## v53
// MACRegister
module MACRegister(
    input clk,
    input rst,
    input [1:0] opcode,
    input [15:0] a,
    input [15:0] b,
    output [31:0] dataOut
    );
Size in the first run: ~1200 cells after synthesis, roughly 0.0096 mm^2 of cells after synthesis.
export LEC_CHECK = 0
export ABC_AREA = 1
export CAP_MARGIN = 0
export CELL_PAD_IN_SITES_DETAIL_PLACEMENT = 1
export CELL_PAD_IN_SITES_GLOBAL_PLACEMENT = 1
export CORE_ASPECT_RATIO = 1.75
export CORE_MARGIN = 7
export CORE_UTILIZATION = 54
export CTS_CLUSTER_DIAMETER = 390
export CTS_CLUSTER_SIZE = 88
export GPL_TIMING_DRIVEN = 0
export MAX_ROUTING_LAYER = met5
export MIN_ROUTING_LAYER = met2
export PLACE_DENSITY_LB_ADDON = 0.08
export SLEW_MARGIN = 25
export TNS_END_PERCENT = 75
create_clock -name core_clock -period 12.4 [get_ports {clk}]
run.sh (not shown) runs the stock make flow with config.mk's settings and CLKGATE_MAP_FILE=.
From the logs: v53 reached the end of the flow and failed the layout checks with negative setup slack.
What v21 does differently from v53 at the input level:
diff --git a/flow/config.mk b/flow/config.mk
--- a/flow/config.mk
+++ b/flow/config.mk
@@ -8,2 +8 @@
-export ABC_AREA = 1
-export CAP_MARGIN = 0
+export CAP_MARGIN = 20
@@ -11,3 +10,3 @@
-export CELL_PAD_IN_SITES_GLOBAL_PLACEMENT = 1
-export CORE_ASPECT_RATIO = 1.75
-export CORE_MARGIN = 7
+export CELL_PAD_IN_SITES_GLOBAL_PLACEMENT = 2
+export CORE_ASPECT_RATIO = 0.98
+export CORE_MARGIN = 10
@@ -18,2 +17 @@
-export MAX_ROUTING_LAYER = met5
-export MIN_ROUTING_LAYER = met2
+export MAX_ROUTING_LAYER = met4
@@ -20,0 +19 @@
+export SETUP_SLACK_MARGIN = -0.87
==> flow/constraint.sdc <==
create_clock -name core_clock -period 21.5 [get_ports {clk}]
set_input_delay 4.3000 -clock core_clock [delete_from_list [all_inputs] [get_ports {clk}]]
set_output_delay 4.3000 -clock core_clock [all_outputs]
set_load 0.01 [all_outputs]
--- outcome ---
- Tapcell count, v53 and v21: larger value in v53
- Summary of v21 over v53: wire length reported by the detailed router -about 23%, placed wire-length estimate after detailed placement down about 12%.
- [compare] base=v53 new=v21: utilization went down.
- v21 went all the way through the flow, and no timing, DRC or antenna check failed.
- Run comparison: v21 highest metal layer used by the detailed router met4; v53 highest metal layer used by the detailed router met5
> inputs changed (v21 -> v9)
==> flow/config.mk <==
export PLATFORM = sky130hd
export DESIGN_NAME = MACRegister
export DESIGN_NICKNAME = MACRegister
export VERILOG_FILES = /design/flow/design.v
export SDC_FILE = /design/flow/constraint.sdc
export NUM_CORES = 4
export LEC_CHECK = 0
export CAP_MARGIN = 20
export CORE_MARGIN = 2
export CORE_UTILIZATION = 72
export PLACE_DENSITY = 0.67
export SLEW_MARGIN = 20
==> flow/constraint.sdc <==
create_clock -name core_clock -period 15.1 [get_ports {clk}]
set_input_delay 3.0200 -clock core_clock [delete_from_list [all_inputs] [get_ports {clk}]]
set_output_delay 3.0200 -clock core_clock [all_outputs]
set_load 0.01 [all_outputs]
==> results <==
- No crash in v9: every stage finished, but the layout fails its final checks due to negative setup slack.
- Between v21 and v9, total number of vias is higher for v21, v9 comes in under that.
- Taking v21 as the reference, in v9 sequential share of layout area moved down; maximum cell stage delay along the critical path moved down.
- Register-to-register slack was lower in v9 than in v21.
- Diff v21 and v9: total of endpoints with negative setup slack in the final report lower in v21
- Summary of v9 over v21: core area went down, number of antenna violations at the first check in global routing increased 1, final critical-path share of the clock period went up 14 points, setup slack now smaller.
- Between v9 and v21, it is v9 whose final wirelength is lower, by about 14%.
Input-level comparison between v36 and v9:
diff --git a/flow/config.mk b/flow/config.mk
--- a/flow/config.mk
+++ b/flow/config.mk
@@ -7,0 +8 @@
+export ABC_AREA = 1
@@ -10,2 +11,2 @@
-export CORE_UTILIZATION = 72
-export PLACE_DENSITY = 0.67
+export CORE_UTILIZATION = 40
+export MAX_ROUTING_LAYER = met4
==> flow/constraint.sdc <==
create_clock -name core_clock -period 29.9 [get_ports {clk}]
set_input_delay 5.9800 -clock core_clock [delete_from_list [all_inputs] [get_ports {clk}]]
set_output_delay 5.9800 -clock core_clock [all_outputs]
set_load 0.01 [all_outputs]
## What came out
- When v36 is measured against v9, its total number of multi-input combinational cells turns out 4 higher.
- Diff v9 -> v36: setup slack rose 9.64 ns.
- Sequential fraction of total cell area for v36: 0.28 points up relative to v9
- Per the comparison of v36 with v9, post-layout instance count excluding filler cells rose 292; detail-routed via count per cell fell 1.0; simple logic cell fraction of the synthesized area fell 7.1 points.
- v36 finished every stage and its layout cleared the timing, design-rule and antenna checks.
